Setup of build 6:
// ahb_lite_fir_filter
module ahb_lite_fir_filter(
    input clk,
          n_rst,
    input logic hsel,
    input logic [3:0] haddr,
    input logic hsize,
    input logic [1:0] htrans,
    input logic hwrite,
    input logic [15:0] hwdata,
    output logic [15:0] hrdata,
    output logic hresp
);
==> flow/config.mk <==
export PLATFORM = sky130hd
export DESIGN_NAME = ahb_lite_fir_filter
export DESIGN_NICKNAME = ahb_lite_fir_filter
export VERILOG_FILES = /design/flow/design.v
export SDC_FILE = /design/flow/constraint.sdc
export NUM_CORES = 4
export LEC_CHECK = 0
export ABC_AREA = 1
export CAP_MARGIN = 20
export CORE_MARGIN = 2
export CORE_UTILIZATION = 71
export CTS_CLUSTER_DIAMETER = 243
export CTS_CLUSTER_SIZE = 15
export HOLD_SLACK_MARGIN = 0.29
export MAX_ROUTING_LAYER = met4
export PLACE_DENSITY_LB_ADDON = 0.01
export SETUP_SLACK_MARGIN = 1.61
export SLEW_MARGIN = 20
==> flow/constraint.sdc <==
create_clock -name core_clock -period 5.56 [get_ports {clk}]
set_input_delay 1.1120 -clock core_clock [delete_from_list [all_inputs] [get_ports {clk}]]
set_output_delay 1.1120 -clock core_clock [all_outputs]
set_load 0.01 [all_outputs]
run.sh (not shown) runs the stock make flow with config.mk's settings and CLKGATE_MAP_FILE=.
Flow for build 6 halted at global routing, error code GRT-0116.
What build 46 does differently from build 6 at the input level:
Settings: clearing ABC_AREA, which used to be 1; swapping 20 for 35 in SLEW_MARGIN; swapping 1.61 for 0.1 in SETUP_SLACK_MARGIN; swapping 71 for 72 in CORE_UTILIZATION; putting GPL_TIMING_DRIVEN at 1 where nothing was set; putting CELL_PAD_IN_SITES_GLOBAL_PLACEMENT at 0 where nothing was set; clearing CTS_CLUSTER_DIAMETER, which used to be 243; clearing CTS_CLUSTER_SIZE, which used to be 15; clearing HOLD_SLACK_MARGIN, which used to be 0.29; swapping met4 for met5 in MAX_ROUTING_LAYER; putting GPL_ROUTABILITY_DRIVEN at 1 where nothing was set; swapping 5.56 for 7.62 in the clock period (ns, I/O delays scaled along).
==> comparison <==
Build 6 never completed, since it errored out during global routing.
Flow for build 46 halted at global routing, error code GRT-0232.
Build 46: mux share of post-synthesis cell area 12 points above build 6
Number of resized instances in the post-cts repair step: build 46 > build 6
The number of instances in the placed design in build 46 sits 1055 below the value recorded for build 6.
Delta (build 46 minus build 6): xor/xnor share of the synthesized area shows an increase of 0.36 points, die area shows a reduction of 2.6%.
Comparing floorplan die height for build 46 and build 6, the smaller number came from build 46.
Going from build 6 to build 46, the post-synthesis cell area was found to have gone down by about 1.3%.
Taking build 6 as the reference, in build 46 starting density of the core grew by 0.91 points; number of cells produced by synthesis shrank by about 20%; global placement routability congestion shrank by about 9%.
diff inputs: build 46 => build 26
Settings: CORE_UTILIZATION now 70, was 72; PLACE_DENSITY_LB_ADDON now 0.02, was 0.01; HOLD_SLACK_MARGIN now -0.09, previously not set; CTS_CLUSTER_DIAMETER now 344, previously not set; CTS_CLUSTER_SIZE now 15, previously not set; MAX_ROUTING_LAYER now met4, was met5; SETUP_SLACK_MARGIN now -0.55, was 0.1.
Findings:
- In build 26 the implementation ran to completion but is not tape-out ready, as the final checks report setup timing.
- Compared to build 46, build 26 was floorplanned on a bigger die.
- In the flow results for build 26 and build 46, the count of placed standard cells including taps is smaller on build 46.
- Number of buffers added by the clock tree synthesis step: build 26 < build 46
- Build 26 against build 46; placement row count is up slightly.
- Build 26 vs. build 46: post-cts gate resize count went down by 286.
- Reported for build 26 and build 46, maximum count of clock buffers along a single path turned out identical to the last digit.
- NOTE floorplan die height build 46->build 26 increased slightly
- Chip area in the Yosys report came out exactly the same in build 26 and build 46.
> inputs changed (build 26 -> build 24)
Settings: CTS_CLUSTER_DIAMETER no longer set, was 344; CTS_CLUSTER_SIZE no longer set, was 15; SLEW_MARGIN now 20, was 35; SETUP_SLACK_MARGIN no longer set, was -0.55; CELL_PAD_IN_SITES_GLOBAL_PLACEMENT no longer set, was 0; MAX_ROUTING_LAYER no longer set, was met4; GPL_TIMING_DRIVEN no longer set, was 1; CORE_UTILIZATION now 58, was 70; PLACE_DENSITY_LB_ADDON no longer set, was 0.02; GPL_ROUTABILITY_DRIVEN no longer set, was 1; HOLD_SLACK_MARGIN no longer set, was -0.09; the clock period (ns, I/O delays scaled along) now 4.86, was 7.62.
==> comparison <==
Looking at utilization across build 26 and build 24, the one that comes out lower is build 24.
[build 24] flow finished | final checks: failed | reasons: setup timing
Going from build 26 to build 24, quantity of hold-fixing buffers added after cts stayed essentially flat, sequential power share now sits lower.
Compared with build 26, in build 24 relative contribution of the clock network to total power moved up, final standard cell area without fillers higher, met1 demand-to-capacity share in global routing fell by 8.1 points.
Compared to build 26, the routing of build 24 uses less wire.
Build 24 ended with more multi-input gate area in the final layout than build 26.

========
ahb_lite_fir_filter again, from the RTL that the note above started with.
Design ahb_lite_fir_filter, start of the top module:
module ahb_lite_fir_filter(
    input clk,
          n_rst,
    input logic hsel,
    input logic [3:0] haddr,
    input logic hsize,
    input logic [1:0] htrans,
    input logic hwrite,
    input logic [15:0] hwdata,
    output logic [15:0] hrdata,
    output logic hresp
);
clock: 7.2 ns
lec_check: 0
abc_area: 1
cap_margin: 20
cell_pad_in_sites_global_placement: 0
core_margin: 2
core_utilization: 70
cts_cluster_diameter: 344
cts_cluster_size: 15
gpl_routability_driven: 1
gpl_timing_driven: 1
hold_slack_margin: -0.09
max_routing_layer: met4
place_density_lb_addon: 0.02
setup_slack_margin: 2.07
slew_margin: 35
The starting point failed in global routing (5_1_grt).
Then changed:
==> flow/config.mk (replaced) <==
export PLATFORM = sky130hd
export DESIGN_NAME = ahb_lite_fir_filter
export DESIGN_NICKNAME = ahb_lite_fir_filter
export VERILOG_FILES = /design/flow/design.v
export SDC_FILE = /design/flow/constraint.sdc
export NUM_CORES = 4
export LEC_CHECK = 0
export CAP_MARGIN = 20
export CELL_PAD_IN_SITES_GLOBAL_PLACEMENT = 0
export CORE_MARGIN = 2
export CORE_UTILIZATION = 72
export CTS_CLUSTER_SIZE = 20
export GPL_ROUTABILITY_DRIVEN = 1
export GPL_TIMING_DRIVEN = 1
export MAX_ROUTING_LAYER = met5
export PLACE_DENSITY = 0.78
export SETUP_SLACK_MARGIN = -0.55
export SLEW_MARGIN = 35
==> flow/constraint.sdc (replaced) <==
create_clock -name core_clock -period 7.62 [get_ports {clk}]
set_input_delay 1.5240 -clock core_clock [delete_from_list [all_inputs] [get_ports {clk}]]
set_output_delay 1.5240 -clock core_clock [all_outputs]
set_load 0.01 [all_outputs]
Outcome: This time the run ran to the end with violations: setup timing. Area after synthesis drops by 1.3%. Die size drops by 4.0%. Synthesized cell count drops by 20%.
Power is estimated from default activity; no workload was simulated.
